## pixel_sort_asc
module pixel_sort_asc (
	 input clk, reset, soft_rst,
	 input enable, 
	 input      [15:0] Pixel_in1, Pixel_in2, Pixel_in3, Pixel_in4 , Pixel_in5 , Pixel_in6, Pixel_in7, Pixel_in8,
	 output reg [15:0] Pixel_out1, Pixel_out2, Pixel_out3, Pixel_out4 , Pixel_out5 , Pixel_out6, Pixel_out7, Pixel_out8,    output reg valid_out
);
Size: ~3900 cells after synthesis, roughly 260 I/O pins, about 0.023 mm² of cells after synthesis.
make LEC_CHECK=0 ABC_AREA=1 CAP_MARGIN=20 CORE_MARGIN=2 CORE_UTILIZATION=65 CTS_CLUSTER_SIZE=93 SETUP_SLACK_MARGIN=-1.88 SLEW_MARGIN=20 finish   # period 48.3 ns
run.sh (not shown) runs the stock make flow with config.mk's settings and CLKGATE_MAP_FILE=.
The starting point finished clean.
Edit:
Settings changed: CORE_UTILIZATION 65 to 72, CTS_CLUSTER_SIZE 93 to unset, PLACE_DENSITY_LB_ADDON set to 0.02, SETUP_SLACK_MARGIN -1.88 to 4.93.
Clock period 48.3 ns to 16.6 ns, I/O delays scaled along.
This time the run did not get past detailed placement (3_5_place_dp), error DPL-0038. Die area drops by 9.5%. Synthesized area stays the same. Synthesized cell count is unchanged.
Edit:
Settings changed: ABC_AREA 1 to unset, CORE_UTILIZATION 72 to 40, PLACE_DENSITY_LB_ADDON 0.02 to unset, SETUP_SLACK_MARGIN 4.93 to 5.0.
Clock period 16.6 ns to 36.5 ns, I/O delays scaled along.
After rerunning: The new run completed with no timing, DRC or antenna violations. Synthesized area rises by 4.7%. Die area rises by 86%. Synthesized cell count falls by 9.3%.
Edit:
Settings changed: CORE_UTILIZATION 40 to 57, SLEW_MARGIN 20 to 0, TNS_END_PERCENT set to 5.
Clock period 36.5 ns to 43.0 ns, I/O delays scaled along.
=> Routed wire length climbs by 2.5%; setup slack is better by 2.0 ns; final area drops by 12%; via count climbs by about 6%; synthesized area does not change; die area drops by about 30%; hold slack is better by 1.3 ns.
Edit:
Settings changed: CORE_UTILIZATION 57 to 68, SETUP_SLACK_MARGIN 5.0 to unset, SLEW_MARGIN 0 to 20, TNS_END_PERCENT 5 to unset.
Clock period 43.0 ns to 16.6 ns, I/O delays scaled along.
=> This time the run aborted during detailed placement (3_5_place_dp), error DPL-0038. Synthesized cell count stays the same. Die size goes down by about a fifth. Synthesized area is unchanged.


Starting RTL as in the previous note.
make LEC_CHECK=0 ABC_AREA=1 CAP_MARGIN=20 CORE_ASPECT_RATIO=0.5 CORE_MARGIN=2 CORE_UTILIZATION=72 CTS_CLUSTER_DIAMETER=294 CTS_CLUSTER_SIZE=99 SETUP_SLACK_MARGIN=-1.09 SLEW_MARGIN=20 TNS_END_PERCENT=10 finish   # period 18.3 ns
The first run failed in 3_5_place_dp on DPL-0038.
Rerun with:
- ABC_AREA: 1 -> not set
- CORE_ASPECT_RATIO: 0.5 -> not set
- CORE_UTILIZATION: 72 -> 62
- CTS_CLUSTER_DIAMETER: 294 -> not set
- SETUP_SLACK_MARGIN: -1.09 -> 1.0
The new run failed in 3_5_place_dp.
Synthesized area went up by 4.7%.
Synthesized cell count went down by 9.3%.
Die area went up by 21%.
Rerun with:
- CORE_UTILIZATION: 62 -> 52
- CTS_CLUSTER_SIZE: 99 -> not set
- TNS_END_PERCENT: 10 -> not set
=> With this change the flow aborted during 5_1_grt on GRT-0116. Area after synthesis is unchanged. Die area goes up by about a fifth. Synthesized cell count stays the same.
Rerun with:
- CORE_UTILIZATION: 52 -> 58
- SETUP_SLACK_MARGIN: 1.0 -> -2.0
- TNS_END_PERCENT: not set -> 5
- clock period: 18.3 -> 29.6 ns (I/O delays scaled with it)
Effect:
- The changed run never finished: it broke off in 4_1_cts
- synthesized cell count is unchanged
- die area is lower by 10%
- area after synthesis is unchanged


pixel_sort_asc again, from the RTL that the note above started with.
clock: 36.9 ns
lec_check: 0
cap_margin: 25
cell_pad_in_sites_detail_placement: 1
cell_pad_in_sites_global_placement: 0
core_margin: 9
core_utilization: 43
cts_cluster_diameter: 72
gpl_routability_driven: 0
gpl_timing_driven: 1
min_routing_layer: met1
setup_slack_margin: -0.91
slew_margin: 10
tns_end_percent: 75
The starting point finished but fails on negative setup slack.
Edit:
==> flow/config.mk (replaced) <==
export PLATFORM = sky130hd
export DESIGN_NAME = pixel_sort_asc
export DESIGN_NICKNAME = pixel_sort_asc
export VERILOG_FILES = /design/flow/design.v
export SDC_FILE = /design/flow/constraint.sdc
export NUM_CORES = 4
export LEC_CHECK = 0
export CAP_MARGIN = 20
export CORE_MARGIN = 2
export CORE_UTILIZATION = 51
export SETUP_SLACK_MARGIN = 1.0
export SLEW_MARGIN = 20
==> flow/constraint.sdc (replaced) <==
create_clock -name core_clock -period 20.2 [get_ports {clk}]
set_input_delay 4.0400 -clock core_clock [delete_from_list [all_inputs] [get_ports {clk}]]
set_output_delay 4.0400 -clock core_clock [all_outputs]
set_load 0.01 [all_outputs]
What happened: This time the run ended with an error in global routing (GRT-0116). Synthesized cell count stays the same. Area after synthesis stays the same. Die area fell by 24%.
Edit:
--- a/flow/config.mk
+++ b/flow/config.mk
@@ -8,5 +8,6 @@
 export CAP_MARGIN = 20
 export CORE_MARGIN = 2
-export CORE_UTILIZATION = 51
-export SETUP_SLACK_MARGIN = 1.0
+export CORE_UTILIZATION = 57
+export SETUP_SLACK_MARGIN = -2.0
 export SLEW_MARGIN = 20
+export TNS_END_PERCENT = 5
==> flow/constraint.sdc (replaced) <==
create_clock -name core_clock -period 36.0 [get_ports {clk}]
set_input_delay 7.2000 -clock core_clock [delete_from_list [all_inputs] [get_ports {clk}]]
set_output_delay 7.2000 -clock core_clock [all_outputs]
set_load 0.01 [all_outputs]
What happened:
- The changed run finished with negative setup slack left
- die size went down by 10%
- synthesized cell count does not change
- area after synthesis is unchanged
Edit:
--- a/flow/config.mk
+++ b/flow/config.mk
@@ -8,6 +8,5 @@
 export CAP_MARGIN = 20
 export CORE_MARGIN = 2
-export CORE_UTILIZATION = 57
-export SETUP_SLACK_MARGIN = -2.0
+export CORE_UTILIZATION = 58
+export SETUP_SLACK_MARGIN = 5.0
 export SLEW_MARGIN = 20
-export TNS_END_PERCENT = 5
==> flow/constraint.sdc (replaced) <==
create_clock -name core_clock -period 24.9 [get_ports {clk}]
set_input_delay 4.9800 -clock core_clock [delete_from_list [all_inputs] [get_ports {clk}]]
set_output_delay 4.9800 -clock core_clock [all_outputs]
set_load 0.01 [all_outputs]
Effect: Now the flow ended with an error in clock tree synthesis. Synthesized area is unchanged. Synthesized cell count is unchanged. Die area drops by about 1.7%.
Edit:
--- a/flow/config.mk
+++ b/flow/config.mk
@@ -8,5 +8,7 @@
 export CAP_MARGIN = 20
 export CORE_MARGIN = 2
-export CORE_UTILIZATION = 58
+export CORE_UTILIZATION = 40
+export GPL_ROUTABILITY_DRIVEN = 0
+export GPL_TIMING_DRIVEN = 0
 export SETUP_SLACK_MARGIN = 5.0
 export SLEW_MARGIN = 20
==> flow/constraint.sdc (replaced) <==
create_clock -name core_clock -period 38.0 [get_ports {clk}]
set_input_delay 7.6000 -clock core_clock [delete_from_list [all_inputs] [get_ports {clk}]]
set_output_delay 7.6000 -clock core_clock [all_outputs]
set_load 0.01 [all_outputs]
Result: This time the run finished with timing, DRC and antenna clean; area after synthesis stays the same; die area came out higher by 44%; synthesized cell count does not change.


pixel_sort_asc again, from the RTL that the note above started with.
export LEC_CHECK = 0
export ABC_AREA = 1
export CAP_MARGIN = 20
export CELL_PAD_IN_SITES_DETAIL_PLACEMENT = 1
export CORE_ASPECT_RATIO = 1.98
export CORE_MARGIN = 2
export CORE_UTILIZATION = 56
export GPL_ROUTABILITY_DRIVEN = 0
export GPL_TIMING_DRIVEN = 1
export HOLD_SLACK_MARGIN = 0.13
export MAX_ROUTING_LAYER = met4
export PLACE_DENSITY_LB_ADDON = 0.28
export SETUP_SLACK_MARGIN = 5.0
export SLEW_MARGIN = 20
export TNS_END_PERCENT = 70
create_clock -name core_clock -period 32.8 [get_ports {clk}]
The baseline aborted during detailed placement (3_5_place_dp) on DPL-0033.
==> next run, changes <==
ABC_AREA = unset   (was 1)
CELL_PAD_IN_SITES_DETAIL_PLACEMENT = unset   (was 1)
CORE_UTILIZATION = 40   (was 56)
GPL_TIMING_DRIVEN = 0   (was 1)
HOLD_SLACK_MARGIN = unset   (was 0.13)
MAX_ROUTING_LAYER = unset   (was met4)
PLACE_DENSITY_LB_ADDON = unset   (was 0.28)
clock period = 38.0 ns   (was 32.8 ns; I/O delays follow)
After rerunning: The changed run completed without violations. Die size goes up by about 46%. Synthesized area goes up by 4.7%. Synthesized cell count goes down by about 9%.
==> next run, changes <==
CORE_ASPECT_RATIO = unset   (was 1.98)
CORE_UTILIZATION = 66   (was 40)
GPL_ROUTABILITY_DRIVEN = unset   (was 0)
GPL_TIMING_DRIVEN = unset   (was 0)
SETUP_SLACK_MARGIN = unset   (was 5.0)
TNS_END_PERCENT = unset   (was 70)
clock period = 29.0 ns   (was 38.0 ns; I/O delays follow)
Outcome: The changed run did not get past detailed placement (3_5_place_dp). Die size went down by about 40%. Synthesized cell count stays the same. Synthesized area does not change.
==> next run, changes <==
CORE_UTILIZATION = 40   (was 66)
SETUP_SLACK_MARGIN = 1.0   (was unset)
clock period = 36.5 ns   (was 29.0 ns; I/O delays follow)
After rerunning: Now the flow completed without violations; area after synthesis is unchanged; synthesized cell count stays the same; die area climbs by 64%.
